==> run B <==
==> flow/design.v <==
`timescale 1ns / 1ps
module PC(
    input clk,                  
    input rst,                  
    input load,                 
    input [15:0] data,          
    output reg [15:0] count     
);
    always @(posedge clk or posedge rst) begin
        if (rst) begin
            count <= 16'b0;     
        end else if (load) begin
            count <= data;      
        end else begin
            count <= count + 1;  
        end
    end
endmodule
module ControlUnit (
    input [3:0] opcode,       
    output reg mem_read,      
    output reg mem_write,     
    output reg reg_write,     
    output reg [3:0] alu_op,  
    output reg pc_write,      
    output reg branch_eq,     
    output reg branch_ne,     
    output reg imm_load       
);
    always @(*) begin
        mem_read = 0;
        mem_write = 0;
        reg_write = 0;
        alu_op = 4'b0000;
        pc_write = 0;
        branch_eq = 0;
        branch_ne = 0;
        imm_load = 0;
        case (opcode)
            4'b0000: begin  
                alu_op = 4'b0000;  
                reg_write = 1;
            end
            4'b0001: begin  
                alu_op = 4'b0001;  
                reg_write = 1;
            end
            4'b0010: begin  
                alu_op = 4'b0010;  
                reg_write = 1;
            end
            4'b0011: begin  
                alu_op = 4'b0011;  
                reg_write = 1;
            end
            4'b0100: begin  
                alu_op = 4'b0100;  
                reg_write = 1;
            end
            4'b0101: begin  
                alu_op = 4'b0101;  
                reg_write = 1;
            end
            4'b0110: begin  
                alu_op = 4'b0110;  
                reg_write = 1;
            end
            4'b0111: begin  
                alu_op = 4'b0111;  
                reg_write = 1;
            end
            4'b1000: begin  
                alu_op = 4'b1000;  
                mem_read = 1;
                reg_write = 1;
            end
            4'b1001: begin  
                alu_op = 4'b1001;  
                mem_write = 1;
            end
            4'b1010: begin  
                alu_op = 4'b1010;  
                reg_write = 1;
            end
            4'b1011: begin  
                imm_load = 1;
                reg_write = 1;
            end
            4'b1100: begin  
                alu_op = 4'b1100;  
                pc_write = 1;
            end
            4'b1101: begin  
                alu_op = 4'b1101;  
                branch_eq = 1;
            end
            4'b1110: begin  
                alu_op = 4'b1110;  
                branch_ne = 1;
            end
            4'b1111: begin  
            end
            default: begin
                alu_op = 4'b0000;
            end
        endcase
        if (mem_write) begin
            pc_write = 0;  
        end
        if (mem_read) begin
            pc_write = 0;  
        end
    end
endmodule
`timescale 1ns / 1ps
module RegisterFile(
    input clk,                      
    input rst,                      
    input [3:0] read_addr1,         
    input [3:0] read_addr2,         
    input [3:0] write_addr,         
    input [15:0] write_data,        
    input write_enable,             
    output reg [15:0] read_data1,   
    output reg [15:0] read_data2    
);
    reg [15:0] registers [0:15];
    always @(*) begin
        read_data1 = registers[read_addr1];
        read_data2 = registers[read_addr2];
    end
    always @(posedge clk or posedge rst) begin
        if (rst) begin
         integer i;
            for (i = 0; i < 16; i = i + 1) begin
                registers[i] <= 16'b0;
            end
        end else if (write_enable) begin
            registers[write_addr] <= write_data;
        end
    end
endmodule
`timescale 1ns / 1ps
module alu(
    input clk,                
    input rst,                
    input load,               
    input en,                 
    input wr_en,              
    input [3:0] OPsel,        
    input [15:0] A,           
    input [15:0] B,           
    output reg [15:0] result,  
    output reg Z,             
    output reg N,             
    output reg C,             
    output reg V,             
    output [15:0] pc_out,     
    output [15:0] mem_data,   
    output        mem_en,      
    output        mem_wr_en,   
    output [15:0] mem_addr,    
    output [15:0] mem_wr_data, 
    input  [15:0] mem_rd_data  
);
    reg pc_load;  
    PC pc_inst(
        .clk(clk),
        .rst(rst),
        .load(pc_load),
        .data(B),        
        .count(pc_out)   
    );
    reg [15:0] wr_data;  
    assign mem_en      = en;
    assign mem_wr_en   = wr_en;
    assign mem_addr    = B;        
    assign mem_wr_data = wr_data;
    assign mem_data    = mem_rd_data;  
    always @(*) begin
        result = 16'b0;
        wr_data = A;
        pc_load = 0;
        Z = 0;
        N = 0;
        C = 0;
        V = 0;
        case (OPsel)
            4'b0000: begin  
                {C, result} = A + B;                 
                V = (~A[15] & ~B[15] & result[15]) | (A[15] & B[15] & ~result[15]);  
            end
            4'b0001: begin  
                {C, result} = A - B;                 
                V = (A[15] & ~B[15] & ~result[15]) | (~A[15] & B[15] & result[15]);  
            end
            4'b0010: result = A * B;                 
            4'b0011: result = (B != 0) ? A / B : 16'b0;  
            4'b0100: result = A & B;                 
            4'b0101: result = A | B;                 
            4'b0110: result = A ^ B;                 
            4'b0111: result = ~A;                    
            4'b1000: result = mem_data;              
            4'b1001: wr_data = A;                    
            4'b1100: begin                           
                pc_load = 1;                         
            end
            4'b1101: begin                           
                if (!Z)
                    pc_load = 1;                     
            end
            4'b1110: begin                           
                if (Z)
                    pc_load = 1;                     
            end
            4'b1111: ;                               
            default: result = 16'b0;                 
        endcase
        Z = (result == 16'b0) ? 1'b1 : 1'b0;   
        N = result[15];                        
    end
endmodule
`timescale 1ns / 1ps
module Datapath(
    input clk,
    input rst,
    input [15:0] gpio_in,
    output [15:0] gpio_out,
    output [15:0] imem_addr,
    input  [15:0] imem_rdata,
    output        dmem_en,
    output        dmem_we,
    output [15:0] dmem_addr,
    output [15:0] dmem_wdata,
    input  [15:0] dmem_rdata
);
    wire [15:0] instruction;
    wire [3:0] opcode;
    wire [3:0] rs1, rs2, rd;
    wire [15:0] imm;
    wire [15:0] A, B;
    wire [15:0] alu_result;
    wire [15:0] mem_data;
    wire [15:0] pc_out;
    wire mem_read, mem_write, reg_write, pc_write, branch_eq, branch_ne, imm_load;
    wire [3:0] alu_op;
    PC pc_inst (
        .clk(clk),
        .rst(rst),
        .load(pc_write),
        .data(alu_result),    
        .count(pc_out)
    );
    assign imem_addr = pc_out;
    assign instruction = imem_rdata;
    assign opcode = instruction[15:12];
    assign rs1 = instruction[11:8];
    assign rs2 = instruction[7:4];
    assign rd = instruction[3:0];
    assign imm = instruction[7:0];  
    ControlUnit cu (
        .opcode(opcode),
        .mem_read(mem_read),
        .mem_write(mem_write),
        .reg_write(reg_write),
        .alu_op(alu_op),
        .pc_write(pc_write),
        .branch_eq(branch_eq),
        .branch_ne(branch_ne),
        .imm_load(imm_load)
    );
    RegisterFile rf (
        .clk(clk),
        .rst(rst),
        .read_addr1(rs1),
        .read_addr2(rs2),
        .write_addr(rd),
        .write_data(alu_result),    
        .write_enable(reg_write),
        .read_data1(A),
        .read_data2(B)
    );
    alu alu_inst (
        .clk(clk),
        .rst(rst),
        .load(pc_write),
        .en(mem_read | mem_write),
        .wr_en(mem_write),
        .OPsel(alu_op),
        .A(A),
        .B(B),
        .result(alu_result),
        .Z(),
        .N(),
        .C(),
        .V(),
        .pc_out(),      
        .mem_data(mem_data),
        .mem_en(dmem_en),
        .mem_wr_en(dmem_we),
        .mem_addr(dmem_addr),
        .mem_wr_data(dmem_wdata),
        .mem_rd_data(dmem_rdata)
    );
    assign gpio_out = A;   
endmodule
==> flow/run.sh <==
#!/bin/bash
# the make line also repeats each setting of config.mk as NAME=value (left out here)
make -C /OpenROAD-flow-scripts/flow DESIGN_CONFIG=/design/flow/config.mk WORK_HOME=/design/flow/orfs CLKGATE_MAP_FILE= finish
==> flow/config.mk <==
export PLATFORM = sky130hd
export DESIGN_NAME = Datapath
export DESIGN_NICKNAME = Datapath
export VERILOG_FILES = /design/flow/design.v
export SDC_FILE = /design/flow/constraint.sdc
export NUM_CORES = 4
export LEC_CHECK = 0
export ABC_AREA = 1
export CAP_MARGIN = 20
export CELL_PAD_IN_SITES_GLOBAL_PLACEMENT = 0
export CORE_MARGIN = 3
export CORE_UTILIZATION = 57
export GPL_ROUTABILITY_DRIVEN = 1
export MIN_ROUTING_LAYER = met1
export SETUP_SLACK_MARGIN = 5.0
export SLEW_MARGIN = 30
==> flow/constraint.sdc <==
create_clock -name core_clock -period 37.2 [get_ports {clk}]
set_input_delay 7.4400 -clock core_clock [delete_from_list [all_inputs] [get_ports {clk}]]
set_output_delay 7.4400 -clock core_clock [all_outputs]
set_load 0.01 [all_outputs]
==> inputs of run C, as changes to run B <==
--- a/flow/config.mk
+++ b/flow/config.mk
@@ -7,10 +7,13 @@
 export LEC_CHECK = 0
 export ABC_AREA = 1
-export CAP_MARGIN = 20
+export CAP_MARGIN = 10
 export CELL_PAD_IN_SITES_GLOBAL_PLACEMENT = 0
-export CORE_MARGIN = 3
-export CORE_UTILIZATION = 57
+export CORE_MARGIN = 2
+export CORE_UTILIZATION = 71
+export CTS_CLUSTER_DIAMETER = 367
+export CTS_CLUSTER_SIZE = 33
 export GPL_ROUTABILITY_DRIVEN = 1
+export HOLD_SLACK_MARGIN = 0.29
 export MIN_ROUTING_LAYER = met1
-export SETUP_SLACK_MARGIN = 5.0
+export SETUP_SLACK_MARGIN = -1.07
 export SLEW_MARGIN = 30
==> flow/constraint.sdc (replaced) <==
create_clock -name core_clock -period 15.8 [get_ports {clk}]
set_input_delay 3.1600 -clock core_clock [delete_from_list [all_inputs] [get_ports {clk}]]
set_output_delay 3.1600 -clock core_clock [all_outputs]
set_load 0.01 [all_outputs]
==> comparison table <==
item                                                                    run C                     run B
Sum of net half-perimeters after detailed placement                 88,920 µm                 76,110 µm
Standard cell core area                                            38,470 µm²                47,050 µm²
Top FF cell, synth                                   sky130_fd_sc_hd__dfrtp_1  sky130_fd_sc_hd__dfrtp_1
Horiz. Die Dim                                                       200.7 µm                  225.6 µm
Simple Share, Synth                                                    28.55%                    28.55%
Result of the run                                              did not finish            did not finish
Failing step                                                          4_1_cts                   5_1_grt
Number of placement rows                                                   72                        79
Dpl cell area                                                      35,140 µm²                30,770 µm²
Total instance count after detailed placement                           5,154                     4,663
Adder Area Share                                                       16.64%                    16.64%
Die Outline Area                                                   40,300 µm²                50,890 µm²
Sequential-to-total area share from yosys stat                         24.77%                    24.77%
Cell Type Count                                                            65                        65
Final GP Congestion                                                     1.139                    0.9810
Initial Util                                                           71.44%                    58.41%
Worst setup slack before clock tree synthesis                       -17.82 ns                 -1.392 ns
DIE HEIGHT                                                           200.7 µm                  225.6 µm
